==> inputs of 01-28 <==
==> flow/design.v (excerpt) <==
module my_chip (
    input logic [11:0] io_in,  
    output logic [11:0] io_out,  
    input logic clock,
    input logic reset  
);
clock: 3.91 ns
lec_check: 0
abc_area: 1
cap_margin: 40
core_margin: 2
core_utilization: 72
cts_cluster_diameter: 319
cts_cluster_size: 14
gpl_routability_driven: 0
hold_slack_margin: 0.3
place_density_lb_addon: 0.15
setup_slack_margin: 1.11
slew_margin: 20
run.sh (not shown) runs the stock make flow with config.mk's settings and CLKGATE_MAP_FILE=.
==> 06-18 (differences from 01-28) <==
ABC_AREA = unset   (was 1)
CAP_MARGIN = 20   (was 40)
CORE_UTILIZATION = 40   (was 72)
CTS_CLUSTER_DIAMETER = unset   (was 319)
CTS_CLUSTER_SIZE = unset   (was 14)
GPL_ROUTABILITY_DRIVEN = unset   (was 0)
HOLD_SLACK_MARGIN = unset   (was 0.3)
PLACE_DENSITY_LB_ADDON = unset   (was 0.15)
SETUP_SLACK_MARGIN = unset   (was 1.11)
==> flow/constraint.sdc (replaced) <==
create_clock -name core_clock -period 6.86 [get_ports {clock}]
set_input_delay 1.3720 -clock core_clock [delete_from_list [all_inputs] [get_ports {clock}]]
set_output_delay 1.3720 -clock core_clock [all_outputs]
set_load 0.01 [all_outputs]
==> 04-16 (differences from 01-28) <==
ABC_AREA = unset   (was 1)
CAP_MARGIN = 20   (was 40)
CORE_UTILIZATION = 71   (was 72)
CTS_CLUSTER_DIAMETER = unset   (was 319)
CTS_CLUSTER_SIZE = 58   (was 14)
GPL_ROUTABILITY_DRIVEN = unset   (was 0)
HOLD_SLACK_MARGIN = unset   (was 0.3)
PLACE_DENSITY = 0.67   (was unset)
PLACE_DENSITY_LB_ADDON = unset   (was 0.15)
SETUP_SLACK_MARGIN = unset   (was 1.11)
==> flow/constraint.sdc (replaced) <==
create_clock -name core_clock -period 8.33 [get_ports {clock}]
set_input_delay 1.6660 -clock core_clock [delete_from_list [all_inputs] [get_ports {clock}]]
set_output_delay 1.6660 -clock core_clock [all_outputs]
set_load 0.01 [all_outputs]
==> qor summary <==
metric                                                                   01-28                    04-16                    06-18
Outcome                                               finished with violations  complete, no violations  complete, no violations
Reasons for failing layout checks                                 setup timing                        -                        -
Static Leak                                                          0.0140 µW               0.00969 µW               0.00983 µW
Standard-cell row count                                                     70                       69                       92
Compound Share, Synth                                                    16.9%                    19.2%                    19.2%
Startpoint of the tightest hold check path                         sync13.tmp1               sync9.tmp1              sync13.tmp1
Antenna violations before repair                                             3                        0                        0
Number of standard cells reported by yosys                                3728                     3131                     3131
Clock distribution area overhead in the final layout                     3.51%                    6.32%                    7.03%
Via count of the routed design                                           27800                    21800                    21500
Comb area share                                                          50.4%                    51.3%                    49.8%
Synthesized instance count                                                3728                     3131                     3131
M1 wire length                                                        30600 µm                 26900 µm                 31400 µm
Critical path class                                                 reg -> reg               reg -> out               reg -> out
Power in the clock group                                               3900 µW                  2330 µW                  3220 µW


==> inputs of build 2 <==
Starting RTL as in the previous note.
Settings: LEC_CHECK=0, CAP_MARGIN=25, CELL_PAD_IN_SITES_DETAIL_PLACEMENT=2, CELL_PAD_IN_SITES_GLOBAL_PLACEMENT=3, CORE_ASPECT_RATIO=0.75, CORE_MARGIN=5, CORE_UTILIZATION=40, CTS_CLUSTER_DIAMETER=106, GPL_TIMING_DRIVEN=0, HOLD_SLACK_MARGIN=-0.07, MAX_ROUTING_LAYER=met5, MIN_ROUTING_LAYER=met2, SLEW_MARGIN=20, TNS_END_PERCENT=45; clock period 4.49 ns.
==> build 92 (differences from build 2) <==
- CAP_MARGIN: 25 -> 20
- CELL_PAD_IN_SITES_DETAIL_PLACEMENT: 2 -> default
- CELL_PAD_IN_SITES_GLOBAL_PLACEMENT: 3 -> default
- CORE_ASPECT_RATIO: 0.75 -> default
- CORE_MARGIN: 5 -> 2
- CORE_UTILIZATION: 40 -> 66
- CTS_CLUSTER_DIAMETER: 106 -> default
- GPL_TIMING_DRIVEN: 0 -> default
- HOLD_SLACK_MARGIN: -0.07 -> default
- MAX_ROUTING_LAYER: met5 -> default
- MIN_ROUTING_LAYER: met2 -> default
- TNS_END_PERCENT: 45 -> default
==> flow/constraint.sdc (replaced) <==
create_clock -name core_clock -period 6.86 [get_ports {clock}]
set_input_delay 1.3720 -clock core_clock [delete_from_list [all_inputs] [get_ports {clock}]]
set_output_delay 1.3720 -clock core_clock [all_outputs]
set_load 0.01 [all_outputs]
==> notes <==
Build 2 reached the layout checks and failed them: setup timing. Build 92 ran to the end with no violations. Of build 92 and build 2, build 2 has the higher combinational power (gap about 60%, measured against build 2). In build 2 the worst setup slack is lower than in build 92, by 1500 ps. In sequential cell count, build 2 and build 92 do not differ. Of build 92 and build 2, build 2 has the higher global-route usage (gap 17 points). In synthesized cell count, build 92 and build 2 do not differ. Between build 2 and build 92, the lower clock power is in build 92 (gap 76%, measured against build 92). In area after synthesis, build 2 and build 92 do not differ. Of build 2 and build 92, build 2 has the higher power (gap 66%, measured against build 92). Of build 92 and build 2, build 2 has the higher count of clock-buffer cells in the layout (gap 13).
No activity file was given, so power comes from the tool's default toggle rates.
